==> flow/design.v <==
module mult32x32_fast_arith (
    input logic clk,              
    input logic reset,            
    input logic [31:0] a,         
    input logic [31:0] b,         
    input logic [1:0] a_sel,      
    input logic b_sel,            
    input logic [2:0] shift_sel,  
    input logic upd_prod,         
    input logic clr_prod,         
    output logic a_msb_is_0,      
    output logic b_msw_is_0,      
    output logic [63:0] product   
);
    logic [7:0] a_out;
    logic [15:0] b_out;
    logic [24:0] multi_out;
    logic [63:0] shift_out;
    logic [63:0] adder_out;
    logic [63:0] ff_out;
    assign a_msb_is_0 = ~|a[31:24];  
    assign b_msw_is_0 = ~|b[31:16];  
    always_comb begin
        case (a_sel)
            2'd0: a_out = a[7:0];
            2'd1: a_out = a[15:8];
            2'd2: a_out = a[23:16];
            2'd3: a_out = a[31:24];
            default: a_out = 8'd0;
        endcase
    end
    always_comb begin
        case (b_sel)
            1'b0: b_out = b[15:0];
            1'b1: b_out = b[31:16];
            default: b_out = 16'd0;
        endcase
    end
    always_comb begin
        multi_out = b_out * a_out;
    end
    always_comb begin
        case (shift_sel)
            3'd0: shift_out = multi_out << 0;
            3'd1: shift_out = multi_out << 8;
            3'd2: shift_out = multi_out << 16;
            3'd3: shift_out = multi_out << 24;
            3'd4: shift_out = multi_out << 32;
            3'd5: shift_out = multi_out << 40;
            default: shift_out = 64'd0;
        endcase
    end
    always_comb begin
        adder_out = shift_out + ff_out;
    end
    always_ff @(posedge clk or posedge reset) begin
        if (reset) begin
            ff_out <= '0;
        end else begin
            if (clr_prod) begin
                ff_out <= '0;
            end else if (upd_prod) begin
                ff_out <= adder_out;
            end 
        end 
    end
   assign product = ff_out;
endmodule
module mult32x32_fast_fsm (
    input logic clk,               
    input logic reset,             
    input logic start,             
    input logic a_msb_is_0,        
    input logic b_msw_is_0,        
    output logic busy,             
    output logic [1:0] a_sel,      
    output logic b_sel,            
    output logic [2:0] shift_sel,  
    output logic upd_prod,         
    output logic clr_prod          
);
    typedef enum {
        idle_st,
        a0_b0_st,
        a1_b0_st,
        a2_b0_st,
        a3_b0_st,
        a0_b1_st,
        a1_b1_st,
        a2_b1_st,
        a3_b1_st
      } sm_type;
    sm_type current_state;
    sm_type next_state;
    always_ff @(posedge clk, posedge reset) begin
        if (reset == 1'b1) begin
            current_state <= idle_st;
        end
        else begin
            current_state <= next_state;
        end
    end
    always_comb begin
        next_state = current_state;
        busy = 1'b1;
        a_sel = 2'b00;
        b_sel = 1'b0;
        shift_sel = 3'b000;  
        upd_prod = 1'b1;
        clr_prod = 1'b0;
        case (current_state)
            idle_st: begin
                busy = 1'b0;
                if (start == 1'b1) begin
                    next_state = a0_b0_st;
                    upd_prod = 1'b0;
                    clr_prod = 1'b1;
                end
                else begin
                    upd_prod = 1'b0;
                    clr_prod = 1'b0;
                end
            end
            a0_b0_st: begin
                next_state = a1_b0_st;
                shift_sel = 3'b000;  
            end
            a1_b0_st: begin
                next_state = a2_b0_st;
                a_sel = 2'b01;
                shift_sel = 3'b001;  
            end
            a2_b0_st: begin
                a_sel = 2'b10;
                shift_sel = 3'b010;  
                if (a_msb_is_0 == 1'b1) begin
                    if (b_msw_is_0 == 1'b1) begin
                        next_state = idle_st;
                    end
                    else begin
                        next_state = a0_b1_st;
                    end
                end
                else begin
                    next_state = a3_b0_st;
                end
            end
            a3_b0_st: begin
                a_sel = 2'b11;
                shift_sel = 3'b011;  
                if (b_msw_is_0 == 1'b1) begin
                    next_state = idle_st;
                end
                else begin
                    next_state = a0_b1_st;
                end
            end
            a0_b1_st: begin
                next_state = a1_b1_st;
                a_sel = 2'b00;
                b_sel = 1'b1;
                shift_sel = 3'b010;  
            end
            a1_b1_st: begin
                next_state = a2_b1_st;
                a_sel = 2'b01;
                b_sel = 1'b1;
                shift_sel = 3'b011;  
            end
            a2_b1_st: begin
                a_sel = 2'b10;
                b_sel = 1'b1;
                shift_sel = 3'b100;  
                if (a_msb_is_0 == 1'b1) begin
                    next_state = idle_st;
                end
                else begin
                    next_state = a3_b1_st;
                end
            end
            a3_b1_st: begin
                a_sel = 2'b11;
                b_sel = 1'b1;
                shift_sel = 3'b101;  
                busy = 1'b1;
                if (start == 0) begin
                    next_state = idle_st;
                end
                else begin
                    next_state = a0_b0_st;
                    upd_prod = 1'b0;
                    clr_prod = 1'b1;
                end
            end
        endcase
    end
endmodule
module mult32x32_fast (
    input logic clk,             
    input logic reset,           
    input logic start,           
    input logic [31:0] a,        
    input logic [31:0] b,        
    output logic busy,           
    output logic [63:0] product  
);
    logic [1:0] a_sel;
    logic b_sel;
    logic [2:0] shift_sel;
    logic upd_prod;
    logic clr_prod;
    logic a_msb_is_0;
    logic b_msw_is_0;
    mult32x32_fast_fsm f_fsm_m(
        .clk(clk),
        .reset(reset),
        .start(start),
        .busy(busy),
        .a_sel(a_sel),
        .b_sel(b_sel),
        .shift_sel(shift_sel),
        .upd_prod(upd_prod),
        .clr_prod(clr_prod),
        .a_msb_is_0(a_msb_is_0),
        .b_msw_is_0(b_msw_is_0)
    );
    mult32x32_fast_arith f_arith_m(
        .clk(clk),
        .reset(reset),
        .a(a),
        .b(b),
        .a_sel(a_sel),
        .b_sel(b_sel),
        .shift_sel(shift_sel),
        .upd_prod(upd_prod),
        .clr_prod(clr_prod),
        .a_msb_is_0(a_msb_is_0),
        .b_msw_is_0(b_msw_is_0),
        .product(product)
    );
endmodule
export LEC_CHECK = 0
export CAP_MARGIN = 20
export CORE_MARGIN = 2
export CORE_UTILIZATION = 58
export SETUP_SLACK_MARGIN = 2.06
export SLEW_MARGIN = 20
create_clock -name core_clock -period 8.24 [get_ports {clk}]
run.sh (not shown) runs the stock make flow with config.mk's settings and CLKGATE_MAP_FILE=.
The first run ended with an error in global routing on GRT-0232.
Edit:
- CORE_UTILIZATION: 58 -> 57
- SETUP_SLACK_MARGIN: 2.06 -> -0.82
- clock period: 8.24 -> 8.26 ns (I/O delays scaled with it)
Result:
- This time the run finished with setup timing left
- die size climbs slightly
- area after synthesis is unchanged
- synthesized cell count is unchanged
Edit:
- CORE_UTILIZATION: 57 -> 58
- SETUP_SLACK_MARGIN: -0.82 -> not set
- clock period: 8.26 -> 5.18 ns (I/O delays scaled with it)
With this change the flow stopped in global routing on GRT-0232.
Synthesized area does not change.
Synthesized cell count is unchanged.
Die area went down slightly.
Edit:
- CORE_UTILIZATION: 58 -> 68
- CTS_CLUSTER_SIZE: not set -> 31
- MAX_ROUTING_LAYER: not set -> met4
- clock period: 5.18 -> 8.48 ns (I/O delays scaled with it)
With this change the flow failed in clock tree synthesis.
Synthesized cell count stays the same.
Die area goes down by about 14%.
Area after synthesis is unchanged.

## v17
RTL: the design.v shown in full above, as it stands there.
export LEC_CHECK = 0
export CAP_MARGIN = 20
export CORE_MARGIN = 2
export CORE_UTILIZATION = 68
export CTS_CLUSTER_SIZE = 39
export SETUP_SLACK_MARGIN = -0.49
export SLEW_MARGIN = 20
create_clock -name core_clock -period 9.27 [get_ports {clk}]
As the logs show, v17 stopped at global routing after a tool error, so it never reached the end of the flow.
Input changes introduced in v32 (baseline for comparison: v17):
- CTS_CLUSTER_SIZE: 39 -> unset
- SETUP_SLACK_MARGIN: -0.49 -> unset
- CORE_UTILIZATION: 68 -> 20
- the clock period (ns, I/O delays scaled along): 9.27 -> 12.2
Findings:
v32 finished every stage and its layout cleared the timing, DRC and antenna checks.
Relative to v17, instance count after placement with tap cells included increased by 273 in v32.
In terms of share of the synthesized netlist area taken by xor and xnor gates, v17 and v32 differ only marginally.
Looking at overall die height, v32 sits about 80% above v17.
diff inputs: v32 => v35
- a change of CORE_UTILIZATION from 20 to 40
- a change of the clock period (ns, I/O delays scaled along) from 12.2 to 9.5
==> results <==
Against v32, v35 reports a ratio of final minimum period to clock period that is higher. | first-pass GRT wire length | higher: v32 |. Cell at the slowest stage of the critical path: sky130_fd_sc_hd__mux2i_1 -> v32, sky130_fd_sc_hd__fa_1 -> v35. v32 → v35: via-per-instance ratio climbed 14%, residual DRC count barely changed, routed wire length barely changed. | setup slack | v35 vs v32 | worse |.
Input-level comparison between v34 and v35:
- CTS_CLUSTER_DIAMETER now 96, previously not set
- CAP_MARGIN now 0, was 20
- PLACE_DENSITY_LB_ADDON now 0.04, previously not set
- CTS_CLUSTER_SIZE now 45, previously not set
- ABC_AREA now 1, previously not set
- SETUP_SLACK_MARGIN now -0.5, previously not set
- CORE_MARGIN now 9, was 2
- TNS_END_PERCENT now 10, previously not set
- CORE_ASPECT_RATIO now 0.5, previously not set
[summary]
The final reports for v34 and v35 show critical path depth lower in the former. On portion of the layout cell area used by clock cells, v35 tracks v34 almost exactly. Tightest hold margin of v35 is on par with v34. Against v35, v34 reports a post-layout worst setup margin that is higher. Note that the via count recorded for v35 amounts to 0.871 times the value seen in v34.
Here is what was changed in the inputs of v22 compared with v34.
- changing CORE_MARGIN from 9 to 10
- removing PLACE_DENSITY_LB_ADDON (formerly 0.04)
- removing ABC_AREA (formerly 1)
- removing CORE_ASPECT_RATIO (formerly 0.5)
- removing CTS_CLUSTER_SIZE (formerly 45)
- removing CTS_CLUSTER_DIAMETER (formerly 96)
- removing SETUP_SLACK_MARGIN (formerly -0.5)
- removing TNS_END_PERCENT (formerly 10)
- changing CAP_MARGIN from 0 to 40
- changing CORE_UTILIZATION from 40 to 30
Notes after the runs:
Looking at vertical die size across v22 and v34, the one that comes out higher is v22.
Max hold slack across v22 and v34: v22
v34 → v22: worst path setup slack after routing now sits lower, layout-stage area growth over the synthesis result has increased.
v22 vs v34 — number of cells on the critical path climbed by a little under 10%
Of v22 and v34, it is v22 that has the higher final design instance area without fill.
Note that the post-synth design cell area recorded for v22 amounts to 0.880 times the value seen in v34.
Side by side, global-route wire length before repair turned out lower in v22 than in v34.
On count of clock-buffer cells in the layout: v22 sits above v34.
--- input diff v22..v53 ---
- putting CELL_PAD_IN_SITES_DETAIL_PLACEMENT at 2 where nothing was set
- putting HOLD_SLACK_MARGIN at -0.05 where nothing was set
- putting PLACE_DENSITY_LB_ADDON at 0.23 where nothing was set
- swapping 40 for 15 in CAP_MARGIN
- putting TNS_END_PERCENT at 50 where nothing was set
- swapping 10 for 2 in CORE_MARGIN
- putting MIN_ROUTING_LAYER at met2 where nothing was set
- putting CORE_ASPECT_RATIO at 1.02 where nothing was set
- swapping 30 for 40 in CORE_UTILIZATION
- v53: DPL-0033 in detailed placement -> run aborted
- v22 reached the end of the flow, and the finished layout is clean on the timing, DRC and antenna checks.
- Changes observed in v53 relative to v22: post-synthesis area per instance held steady, chip footprint shrank by about 35%, effective utilization at floorplan grew by 10 points.

// mult32x32_fast: RTL as listed in full above, without the edits since
Settings: LEC_CHECK=0, CAP_MARGIN=20, CELL_PAD_IN_SITES_GLOBAL_PLACEMENT=0, CORE_ASPECT_RATIO=0.91, CORE_MARGIN=2, CORE_UTILIZATION=51, CTS_CLUSTER_DIAMETER=283, CTS_CLUSTER_SIZE=29, GPL_ROUTABILITY_DRIVEN=1, SETUP_SLACK_MARGIN=1.52, SLEW_MARGIN=20; clock period 9.96 ns.
The starting point completed without violations.
Change:
- CELL_PAD_IN_SITES_GLOBAL_PLACEMENT: 0 -> not set
- CORE_ASPECT_RATIO: 0.91 -> not set
- CORE_UTILIZATION: 51 -> 58
- CTS_CLUSTER_DIAMETER: 283 -> not set
- CTS_CLUSTER_SIZE: 29 -> not set
- GPL_ROUTABILITY_DRIVEN: 1 -> not set
- SETUP_SLACK_MARGIN: 1.52 -> -0.49
- clock period: 9.96 -> 8.6 ns (I/O delays scaled with it)
The new run produced a layout that fails on negative setup slack.
Routed wire length increases by about a fifth.
Non-clock buffer count increases by 162.
Setup slack gets worse by 1500 ps.
Change:
- CORE_UTILIZATION: 58 -> 68
- CTS_CLUSTER_SIZE: not set -> 40
- clock period: 8.6 -> 9.27 ns (I/O delays scaled with it)
Result:
- Now the flow failed in global routing, error GRT-0232
- synthesized cell count does not change
- die size shrinks by about a fifth
- synthesized area stays the same
Change:
- CORE_UTILIZATION: 68 -> 58
- CTS_CLUSTER_SIZE: 40 -> not set
- SETUP_SLACK_MARGIN: -0.49 -> 1.24
- clock period: 9.27 -> 5.18 ns (I/O delays scaled with it)
The changed run ended with an error in global routing (GRT-0116).
Die size went up by 17%.
Area after synthesis stays the same.
Synthesized cell count does not change.
Change:
- CORE_UTILIZATION: 58 -> 40
- SETUP_SLACK_MARGIN: 1.24 -> not set
- clock period: 5.18 -> 9.33 ns (I/O delays scaled with it)
Result:
- The changed run produced a clean layout
- die size goes up by well over a third
- synthesized area does not change
- synthesized cell count does not change
Change:
- CORE_UTILIZATION: 40 -> 58
- SETUP_SLACK_MARGIN: not set -> 1.34
- TNS_END_PERCENT: not set -> 5
- clock period: 9.33 -> 5.15 ns (I/O delays scaled with it)
The new run aborted during global routing.
Die area goes down by about 30%.
Synthesized area stays the same.
Synthesized cell count stays the same.

// mult32x32_fast: RTL as listed in full above, without the edits since
clock: 9.5 ns
lec_check: 0
cap_margin: 15
core_aspect_ratio: 1.63
core_margin: 2
core_utilization: 40
hold_slack_margin: -0.05
place_density_lb_addon: 0.23
slew_margin: 20
The starting point completed without violations.
Change:
- CELL_PAD_IN_SITES_DETAIL_PLACEMENT: not set -> 2
- CORE_ASPECT_RATIO: 1.63 -> 0.89
- CTS_CLUSTER_DIAMETER: not set -> 210
- GPL_TIMING_DRIVEN: not set -> 0
- MIN_ROUTING_LAYER: not set -> met2
- TNS_END_PERCENT: not set -> 50
=>
- Now the flow died in clock tree synthesis (4_1_cts)
- die size hardly moves
- area after synthesis does not change
- synthesized cell count is unchanged
Change:
- CAP_MARGIN: 15 -> 40
- CELL_PAD_IN_SITES_DETAIL_PLACEMENT: 2 -> not set
- CORE_ASPECT_RATIO: 0.89 -> not set
- CORE_MARGIN: 2 -> 10
- CORE_UTILIZATION: 40 -> 21
- CTS_CLUSTER_DIAMETER: 210 -> not set
- GPL_TIMING_DRIVEN: 0 -> not set
- HOLD_SLACK_MARGIN: -0.05 -> 0.22
- MIN_ROUTING_LAYER: met2 -> not set
- PLACE_DENSITY_LB_ADDON: 0.23 -> not set
- SETUP_SLACK_MARGIN: not set -> -0.94
- TNS_END_PERCENT: 50 -> not set
What happened: With this change the flow ran to the end with violations: negative setup slack. Synthesized cell count does not change. Area after synthesis is unchanged. Die area went up by well over a third.

## alpha
// mult32x32_fast: RTL as listed in full above, without the edits since
Settings: LEC_CHECK=0, CAP_MARGIN=20, CORE_MARGIN=2, CORE_UTILIZATION=72, CTS_CLUSTER_SIZE=39, HOLD_SLACK_MARGIN=-0.08, PLACE_DENSITY_LB_ADDON=0.29, SETUP_SLACK_MARGIN=-0.8, SLEW_MARGIN=20; clock period 9.44 ns.
alpha never completed; the flow aborted with a tool error in global routing (5_1_grt).
Relative to alpha, the following input files were edited for beta:
Settings: a deleted SETUP_SLACK_MARGIN that had been -0.8; a deleted PLACE_DENSITY_LB_ADDON that had been 0.29; a change of CTS_CLUSTER_SIZE from 39 to 98; a deleted HOLD_SLACK_MARGIN that had been -0.08; an added CTS_CLUSTER_DIAMETER of 371; a change of the clock period (ns, I/O delays scaled along) from 9.44 to 8.22.
## What came out
The runs compared here, alpha and beta, all ended either early or with open violations.
Re register bit total from synthesis: no difference whatsoever between beta and alpha.
| post-synth design cell area | beta vs alpha | ≈ equal |
Diff beta..alpha | Yosys chip area | unchanged
Post-synthesis cell type count across alpha and beta: no real change.

Setup of v13:
// mult32x32_fast: RTL as listed in full above, without the edits since
Settings: LEC_CHECK=0, ABC_AREA=1, CAP_MARGIN=20, CORE_MARGIN=2, CORE_UTILIZATION=72, PLACE_DENSITY=0.41, SLEW_MARGIN=20; clock period 8.22 ns.
5_1_grt: v13 exited with error
Modified inputs, v20 compared to v13
# v13
export LEC_CHECK = 0
export ABC_AREA = 1
export CAP_MARGIN = 20
export CORE_MARGIN = 2
export CORE_UTILIZATION = 72
export PLACE_DENSITY = 0.41
export SLEW_MARGIN = 20
create_clock -name core_clock -period 8.22 [get_ports {clk}]
# v20
export LEC_CHECK = 0
export CAP_MARGIN = 20
export CORE_MARGIN = 2
export CORE_UTILIZATION = 57
export SLEW_MARGIN = 20
create_clock -name core_clock -period 5.18 [get_ports {clk}]
==> results <==
- Tool error GRT-0232 stopped v20 during 5_1_grt; no final results.
- Synthesized cell count: v20 and v13 compared, higher one is v13
- Looking at synthesized-area fraction occupied by adder cells across v20 and v13, the one that comes out higher is v20.
- Between v20 and v13, the share of the synthesized netlist area taken by xor and xnor gates is lower for v13.
--- input diff v20..v15 ---
# v20
export LEC_CHECK = 0
export CAP_MARGIN = 20
export CORE_MARGIN = 2
export CORE_UTILIZATION = 57
export SLEW_MARGIN = 20
create_clock -name core_clock -period 5.18 [get_ports {clk}]
# v15
export LEC_CHECK = 0
export CAP_MARGIN = 20
export CORE_MARGIN = 2
export CORE_UTILIZATION = 69
export SLEW_MARGIN = 20
create_clock -name core_clock -period 9.33 [get_ports {clk}]
==> results <==
v15 vs. v20: post-cts gate resize count fell by 121; chip footprint fell by about 17%.
For v15, the flow was terminated by a tool error in 5_1_grt and produced no final design.
X dimension of the die (v15 over v20): decrease, about 9%
## Diff of input files: v54 against v15
# v15
export LEC_CHECK = 0
export CAP_MARGIN = 20
export CORE_MARGIN = 2
export CORE_UTILIZATION = 69
export SLEW_MARGIN = 20
create_clock -name core_clock -period 9.33 [get_ports {clk}]
# v54
export LEC_CHECK = 0
export CAP_MARGIN = 20
export CORE_MARGIN = 2
export CORE_UTILIZATION = 65
export SETUP_SLACK_MARGIN = -0.82
export SLEW_MARGIN = 20
export TNS_END_PERCENT = 5
create_clock -name core_clock -period 9.39 [get_ports {clk}]
Weighted congestion at the end of routability-driven global placement: lower on v54. STATUS run=v54 STAGES=ALL_DONE FINAL_CHECKS=FAILED CAUSE=negative setup slack. v15 → v54: worst slack after detailed placement increased 0.16 ns; standard cell core area went up 5.4%; post-synthesis area per instance barely changed; placement row count increased 1. NOTE chip footprint v15->v54 increased by a few percent. Delta(die boundary height, v54 - v15) > 0. Post-CTS resize count: v54 lower than v15.
Relative to v54, the following input files were edited for v1:
# v54
export LEC_CHECK = 0
export CAP_MARGIN = 20
export CORE_MARGIN = 2
export CORE_UTILIZATION = 65
export SETUP_SLACK_MARGIN = -0.82
export SLEW_MARGIN = 20
export TNS_END_PERCENT = 5
create_clock -name core_clock -period 9.39 [get_ports {clk}]
# v1
export LEC_CHECK = 0
export CAP_MARGIN = 20
export CORE_MARGIN = 2
export CORE_UTILIZATION = 65
export CTS_CLUSTER_SIZE = 59
export SETUP_SLACK_MARGIN = -0.49
export SLEW_MARGIN = 20
export TNS_END_PERCENT = 5
create_clock -name core_clock -period 8.6 [get_ports {clk}]
## What came out
v54: complete, dirty (negative setup slack)
v1 did not finish; the tool stopped in 5_1_grt with error GRT-0116.
As far as synthesized area goes, v1 and v54 are indistinguishable; the numbers are identical.
Cell count after placement went up by a few percent going from v54 to v1.
Detailed placer's ending HPWL (higher): v1
Compared with v54, in v1 clock sink total comparable, die boundary height stayed essentially flat.
Per the comparison of v1 with v54, depth of the CTS H-tree stayed essentially flat; routability-driven placement congestion ratio stayed essentially flat.
